## red
==> flow/design.v (excerpt) <==
module SingleCycle_Top
(
	input				CLK	,
	input				RST	,
	output [9:0]	IMEM_ADDR	,
	input	 [15:0]	IMEM_RDATA	,
	output [9:0]	DMEM_ADDR	,
	output [15:0]	DMEM_WDATA	,
	output			DMEM_WE		,
	input	 [15:0]	DMEM_RDATA
);
For scale: ~4800 cells after synthesis, roughly 540 flip-flops, about 71 I/O pins, ~33000 sq um of cells after synthesis.
clock: 16.0 ns
lec_check: 0
abc_area: 1
cap_margin: 25
cell_pad_in_sites_global_placement: 2
core_aspect_ratio: 1.42
core_margin: 8
core_utilization: 24
cts_cluster_diameter: 88
cts_cluster_size: 77
gpl_routability_driven: 0
max_routing_layer: met4
place_density_lb_addon: 0.17
slew_margin: 25
run.sh (not shown) runs the stock make flow with config.mk's settings and CLKGATE_MAP_FILE=.
## Diff of input files: blue against red
- setting HOLD_SLACK_MARGIN to 0.29 for the first time
- changing CORE_MARGIN from 8 to 2
- removing CELL_PAD_IN_SITES_GLOBAL_PLACEMENT (formerly 2)
- removing CORE_ASPECT_RATIO (formerly 1.42)
- removing CTS_CLUSTER_SIZE (formerly 77)
- changing CAP_MARGIN from 25 to 20
- removing CTS_CLUSTER_DIAMETER (formerly 88)
- removing GPL_ROUTABILITY_DRIVEN (formerly 0)
- removing PLACE_DENSITY_LB_ADDON (formerly 0.17)
- changing SLEW_MARGIN from 25 to 20
- removing MAX_ROUTING_LAYER (formerly met4)
- changing CORE_UTILIZATION from 24 to 40
- setting SETUP_SLACK_MARGIN to 0.19 for the first time
### Flow results
Wire length of the first global-routing pass: higher on red
Launch point of the critical path = reg_file.file[21][2]: red; launch point of the critical path = reg_file.file[22][9]: blue
blue against red: floorplan core density up 16 points, total design power increased 340 uW.
Compared with red, blue shows sum of met3 wire segment lengths after detailed routing that has gone up by more than 100%.
In blue, the first-iteration DRC count came out 2531 above the value in red.
Non-filler instance count after layout: blue vs red down 770
In blue relative to red, finished layout cell area had gone down slightly.
Input changes introduced in green (baseline for comparison: blue):
- SETUP_SLACK_MARGIN removed (was 0.19)
- HOLD_SLACK_MARGIN removed (was 0.29)
- ABC_AREA removed (was 1)
- the clock period (ns, I/O delays scaled along) changed from 16.0 to 15.6
==> results <==
Every run in the comparison, green and blue, completed the flow with a clean layout. green has slew of the pin with the lowest slew margin below what blue had. In the reports for green and blue, the larger sequential share of layout area belongs to blue. green reports its worst setup path startpoint as reg_file.file[24][0] while blue reports reg_file.file[22][9]. green vs. blue: number of detailed-routing iterations run before antenna repair moved up, largest net degree at the start of global routing moved down, number of DRC markers after the initial detailed-route iteration moved up. green vs. blue: area enclosed by the die boundary up 1100 sq um, critical path depth down 4. The synthesized-area fraction occupied by xor and xnor cells was comparable across green and blue. Delta(power per standard cell area, green - blue) > 0. Design area, green and blue, higher one = green. Relative to blue, area added between synthesis and finish has increased by 1.4 points in green.


SingleCycle_Top again, from the RTL that the note above started with.
// SingleCycle_Top
module SingleCycle_Top
(
	input				CLK	,
	input				RST	,
	output [9:0]	IMEM_ADDR	,
	input	 [15:0]	IMEM_RDATA	,
	output [9:0]	DMEM_ADDR	,
	output [15:0]	DMEM_WDATA	,
	output			DMEM_WE		,
	input	 [15:0]	DMEM_RDATA
);
	wire [15:0] sel_pc_out;
	wire [15:0] pc_out;
	wire [15:0] im_out;
	wire [15:0] alu_in;
	wire [15:0] rd1;
	wire [15:0] rd2;
	wire [15:0] alu_imm_out;
	wire [15:0] alu_out;
	wire [15:0] alu_bypass_out;
	wire [15:0] aux_out;
	wire [15:0] mem_out;
	wire [15:0] mem_bypass_out;
	wire [15:0] store_pc_out;
	wire [15:0] sum_imm_out;
	wire               comp;
	wire               sel_pc;    
	wire               sum_imm;   
	wire               store_pc;  
	wire               reg_we;    
	wire               alu_imm;   
	typedefs::alu_opcode_t alu_ctrl;  
	wire               alu_bypass;
	wire					 alu_feedback_in;
	wire               mem_we;    
	wire               mem_bypass;
	Controller control_block(
		.clk(CLK), 
		.op(typedefs::opcode_t'(im_out[15:10])), 
		.comp(comp), 
		.sel_PC(sel_pc), 
		.sum_imm(sum_imm), 
		.store_pc(store_pc), 
		.reg_we(reg_we), 
		.alu_imm(alu_imm), 
		.alu_ctrl(alu_ctrl), 
		.alu_bypass(alu_bypass),
		.alu_feedback_in(alu_feedback_in),
		.mem_we(mem_we), 
		.mem_bypass(mem_bypass)
	);
	Mux2x1 feedback_mux(
		.a(rd1), 
		.b(aux_out), 
		.sel(alu_feedback_in), 
		.out(alu_in)
	);
	Mux2x1 pc_mux(
		.a(pc_out + sum_imm_out), 
		.b(aux_out), 
		.sel(sel_pc), 
		.out(sel_pc_out)
	);
	Mux2x1 sum_imm_mux(
		.a(16'h1), 
		.b(aux_out), 
		.sel(sum_imm), 
		.out(sum_imm_out)
	);
	Reg pc(
		.in(sel_pc_out), 
		.clk(CLK),
		.rst(RST), 
		.out(pc_out)
	);
	assign IMEM_ADDR = pc_out[9:0];
	assign im_out    = IMEM_RDATA;
	RegFile reg_file(
		.a1(im_out[9:5]), 
		.a2(im_out[4:0]), 
		.wdata(store_pc_out), 
		.we(reg_we), 
		.clk(CLK),
		.rst(RST),
		.rd1(rd1), 
		.rd2(rd2)
	);
	Mux2x1 alu_imm_mux(
		.a(rd2), 
		.b({8'h0, im_out[7:0]}), 
		.sel(alu_imm), 
		.out(alu_imm_out)
	);
	ALU my_alu(
		.a(alu_in), 
		.b(alu_imm_out), 
		.opcode(alu_ctrl), 
		.out(alu_out), 
		.comp(comp)
	);
	Mux2x1 alu_bypass_mux(
		.a(alu_out), 
		.b(alu_imm_out), 
		.sel(alu_bypass), 
		.out(alu_bypass_out)
	);
	Reg aux(
		.in(alu_bypass_out), 
		.clk(CLK), 
		.rst(RST),
		.out(aux_out)
	);
	assign DMEM_ADDR  = aux_out[9:0];
	assign DMEM_WDATA = rd2;
	assign DMEM_WE    = mem_we;
  ...
Settings: LEC_CHECK=0, ABC_AREA=1, CAP_MARGIN=20, CORE_ASPECT_RATIO=0.5, CORE_MARGIN=2, CORE_UTILIZATION=72, CTS_CLUSTER_DIAMETER=310, CTS_CLUSTER_SIZE=94, PLACE_DENSITY=0.36, SLEW_MARGIN=20, TNS_END_PERCENT=10; clock period 2.71 ns.
The baseline ended with an error in clock tree synthesis (4_1_cts) (DPL-0038).
Then changed:
Settings changed: CORE_ASPECT_RATIO 0.5 to not set, CTS_CLUSTER_DIAMETER 310 to not set, PLACE_DENSITY 0.36 to not set.
Outcome:
- The new run failed in clock tree synthesis (4_1_cts)
- die size stays flat
- area after synthesis stays the same
- synthesized cell count is unchanged


SingleCycle_Top again, from the RTL that the note above started with.
Design SingleCycle_Top, start of the top module:
module SingleCycle_Top
(
	input				CLK	,
	input				RST	,
	output [9:0]	IMEM_ADDR	,
	input	 [15:0]	IMEM_RDATA	,
	output [9:0]	DMEM_ADDR	,
	output [15:0]	DMEM_WDATA	,
	output			DMEM_WE		,
	input	 [15:0]	DMEM_RDATA
);
	wire [15:0] sel_pc_out;
	wire [15:0] pc_out;
	wire [15:0] im_out;
	wire [15:0] alu_in;
	wire [15:0] rd1;
	wire [15:0] rd2;
	wire [15:0] alu_imm_out;
	wire [15:0] alu_out;
	wire [15:0] alu_bypass_out;
	wire [15:0] aux_out;
	wire [15:0] mem_out;
	wire [15:0] mem_bypass_out;
	wire [15:0] store_pc_out;
	wire [15:0] sum_imm_out;
	wire               comp;
	wire               sel_pc;    
	wire               sum_imm;   
	wire               store_pc;  
	wire               reg_we;    
	wire               alu_imm;   
	typedefs::alu_opcode_t alu_ctrl;  
	wire               alu_bypass;
	wire					 alu_feedback_in;
	wire               mem_we;    
	wire               mem_bypass;
	Controller control_block(
		.clk(CLK), 
		.op(typedefs::opcode_t'(im_out[15:10])), 
		.comp(comp), 
		.sel_PC(sel_pc), 
		.sum_imm(sum_imm), 
		.store_pc(store_pc), 
		.reg_we(reg_we), 
		.alu_imm(alu_imm), 
		.alu_ctrl(alu_ctrl), 
		.alu_bypass(alu_bypass),
		.alu_feedback_in(alu_feedback_in),
		.mem_we(mem_we), 
		.mem_bypass(mem_bypass)
	);
	Mux2x1 feedback_mux(
		.a(rd1), 
		.b(aux_out), 
		.sel(alu_feedback_in), 
		.out(alu_in)
	);
	Mux2x1 pc_mux(
		.a(pc_out + sum_imm_out), 
		.b(aux_out), 
		.sel(sel_pc), 
		.out(sel_pc_out)
	);
	Mux2x1 sum_imm_mux(
		.a(16'h1), 
		.b(aux_out), 
		.sel(sum_imm), 
		.out(sum_imm_out)
	);
	Reg pc(
		.in(sel_pc_out), 
		.clk(CLK),
		.rst(RST), 
		.out(pc_out)
	);
	assign IMEM_ADDR = pc_out[9:0];
	assign im_out    = IMEM_RDATA;
	RegFile reg_file(
		.a1(im_out[9:5]), 
		.a2(im_out[4:0]), 
		.wdata(store_pc_out), 
		.we(reg_we), 
		.clk(CLK),
		.rst(RST),
		.rd1(rd1), 
		.rd2(rd2)
	);
	Mux2x1 alu_imm_mux(
		.a(rd2), 
		.b({8'h0, im_out[7:0]}), 
		.sel(alu_imm), 
  ...
clock: 8.66 ns
lec_check: 0
abc_area: 1
cap_margin: 0
core_aspect_ratio: 1.73
core_margin: 2
core_utilization: 45
cts_cluster_size: 98
hold_slack_margin: 0.04
place_density_lb_addon: 0.05
slew_margin: 20
tns_end_percent: 95
The first run aborted during global routing (5_1_grt).
Rerun with:
--- a/flow/config.mk
+++ b/flow/config.mk
@@ -9 +9 @@
-export CAP_MARGIN = 0
+export CAP_MARGIN = 10
@@ -12 +12 @@
-export CORE_UTILIZATION = 45
+export CORE_UTILIZATION = 40
@@ -15,0 +16 @@
+export SETUP_SLACK_MARGIN = 2.51
What happened: The changed run failed in global routing (5_1_grt). Die size climbs by 12%. Synthesized cell count is unchanged. Synthesized area does not change.


run A:
Starting RTL as in the previous note.
export LEC_CHECK = 0
export CAP_MARGIN = 20
export CORE_MARGIN = 2
export CORE_UTILIZATION = 58
export CTS_CLUSTER_DIAMETER = 209
export SETUP_SLACK_MARGIN = 3.4
export SLEW_MARGIN = 20
export TNS_END_PERCENT = 15
create_clock -name core_clock -period 11.8 [get_ports {CLK}]
Run status, run A: aborted in 5_1_grt, error GRT-0232
Edits applied to the flow inputs when going from run A to run B:
Settings: a deleted CTS_CLUSTER_DIAMETER that had been 209; a deleted SETUP_SLACK_MARGIN that had been 3.4; a change of CORE_UTILIZATION from 58 to 50; a deleted TNS_END_PERCENT that had been 15; a change of the clock period (ns, I/O delays scaled along) from 11.8 to 8.66.
Findings:
Complete run, failing final checks: run B, reason setup timing.
Run B vs run A on last weighted congestion value of the routability-driven placer: run B is the higher one.
Number of cells in Yosys stat came out exactly the same in run A and run B.
Compared with run A, in run B count of library flops with an enable pin saw little to no change; post-placement cell area saw an increase.
Number of instances resized during post-cts repair (higher): run A
Run A -> run B: sum of net half-perimeters after detailed placement increased by more than 10%
Total setup buffers inserted after CTS: run B lower than run A
The inputs of run C differ from those of run B as listed below.
Settings: CORE_UTILIZATION: 50 -> 61; SETUP_SLACK_MARGIN: unset -> 2.88; CTS_CLUSTER_DIAMETER: unset -> 209; the clock period (ns, I/O delays scaled along): 8.66 -> 10.6.
[summary]
- For the placer congestion estimate, run C came in 0.70% higher than run B did.
- Run C and run B ended up with nearly the same post-synthesis cell type count.
- Compared with run B, run C shows die extent in y lower by about 9%.
- Flow for run C halted at 5_1_grt, error code GRT-0232.
Edits applied to the flow inputs when going from run C to run D:
Settings: CTS_CLUSTER_DIAMETER no longer set, was 209; ABC_AREA now 1, previously not set; SETUP_SLACK_MARGIN no longer set, was 2.88; CORE_UTILIZATION now 58, was 61; the clock period (ns, I/O delays scaled along) now 10.0, was 10.6.
==> comparison <==
- Run D finished every stage; the final checks, however, were not passed, the failures being setup timing.
- Run D against run C: height of the chip up 4.5 um, synthesized cell count now larger, mapped cell area decreased by 410 um2 relative to the old numbers, total of cells resized after clock tree synthesis down 294, placed cell area stayed essentially flat.
- Per the comparison of run D with run C, die area now sits higher, part of the Yosys area used for sequential elements now sits higher.
#### Input delta (run E over run D)
Settings: CORE_UTILIZATION now 57, was 58; ABC_AREA no longer set, was 1; SETUP_SLACK_MARGIN now 2.24, previously not set; the clock period (ns, I/O delays scaled along) now 8.14, was 10.0.
--- outcome ---
Among run D and run E, the run that stopped before the end is run E, and it is the only one.
Final checks on run D, whose flow otherwise completed, came back failing, citing setup timing.
Summary: with run D as the reference, row count in run E moved up by a few percent.
Re post-cts repair resize count: run E and run D aren't equal, and the higher value belongs to run E.
In run E relative to run D, synthesized area had gone up slightly.
Run E gives more placed cell area than run D did.
Routability congestion estimate from global placement: run E higher than run D
The initial core utilization of run E falls short of that of run D by 1.5 points.
Between run D and run E, the flow reports mean area per synthesized cell increasing by more than 10%.
Lower synthesized cell count goes to run E over run D.
## Diff of input files: run F against run E
Settings: HOLD_SLACK_MARGIN newly set to 0.3; CTS_CLUSTER_DIAMETER newly set to 375; TNS_END_PERCENT newly set to 10; CTS_CLUSTER_SIZE newly set to 94; SETUP_SLACK_MARGIN removed (was 2.24); CORE_UTILIZATION changed from 57 to 72; PLACE_DENSITY newly set to 0.36; ABC_AREA newly set to 1; the clock period (ns, I/O delays scaled along) changed from 8.14 to 2.71.
## What came out
- Run F did not finish; a tool error ended it in 4_1_cts.
- Die area (run E / run F): 1.3
- Comparing run E and run F, the higher area of the synthesized netlist per yosys stat was measured on run E.
- Starting density of the core in run F is 16 points above run E.
- The xor and xnor area share after synthesis was comparable across run E and run F.


SingleCycle_Top again, from the RTL that the note above started with.
export LEC_CHECK = 0
export ABC_AREA = 1
export CAP_MARGIN = 35
export CELL_PAD_IN_SITES_DETAIL_PLACEMENT = 2
export CORE_ASPECT_RATIO = 1.22
export CORE_MARGIN = 6
export CORE_UTILIZATION = 40
export CTS_CLUSTER_SIZE = 49
export GPL_ROUTABILITY_DRIVEN = 0
export HOLD_SLACK_MARGIN = 0.29
export MIN_ROUTING_LAYER = met2
export PLACE_DENSITY_LB_ADDON = 0.26
export SETUP_SLACK_MARGIN = 0.19
export SLEW_MARGIN = 25
export TNS_END_PERCENT = 50
create_clock -name core_clock -period 11.2 [get_ports {CLK}]
The baseline never finished: it broke off in clock tree synthesis (4_1_cts).
Edit:
==> flow/config.mk (replaced) <==
export PLATFORM = sky130hd
export DESIGN_NAME = SingleCycle_Top
export DESIGN_NICKNAME = SingleCycle_Top
export VERILOG_FILES = /design/flow/design.v
export SDC_FILE = /design/flow/constraint.sdc
export NUM_CORES = 4
export LEC_CHECK = 0
export CAP_MARGIN = 20
export CORE_MARGIN = 2
export CORE_UTILIZATION = 58
export SLEW_MARGIN = 20
export TNS_END_PERCENT = 5
==> flow/constraint.sdc (replaced) <==
create_clock -name core_clock -period 11.0 [get_ports {CLK}]
set_input_delay 2.2000 -clock core_clock [delete_from_list [all_inputs] [get_ports {CLK}]]
set_output_delay 2.2000 -clock core_clock [all_outputs]
set_load 0.01 [all_outputs]
- The changed run completed and failed the layout checks on setup timing
- die size falls by 34%
- synthesized cell count falls by 15%
- area after synthesis rises by 1.2%
Edit:
--- a/flow/config.mk
+++ b/flow/config.mk
@@ -8,5 +8,7 @@
 export CAP_MARGIN = 20
 export CORE_MARGIN = 2
-export CORE_UTILIZATION = 58
+export CORE_UTILIZATION = 60
+export CTS_CLUSTER_DIAMETER = 27
+export MAX_ROUTING_LAYER = met4
+export SETUP_SLACK_MARGIN = 2.24
 export SLEW_MARGIN = 20
-export TNS_END_PERCENT = 5
==> flow/constraint.sdc (replaced) <==
create_clock -name core_clock -period 8.14 [get_ports {CLK}]
set_input_delay 1.6280 -clock core_clock [delete_from_list [all_inputs] [get_ports {CLK}]]
set_output_delay 1.6280 -clock core_clock [all_outputs]
set_load 0.01 [all_outputs]
Effect:
- The changed run aborted during global routing (5_1_grt) on GRT-0116
- die area is lower by 3.3%
- area after synthesis is unchanged
- synthesized cell count stays the same
Power figures rest on the tool's default switching activity, not on a simulated workload.
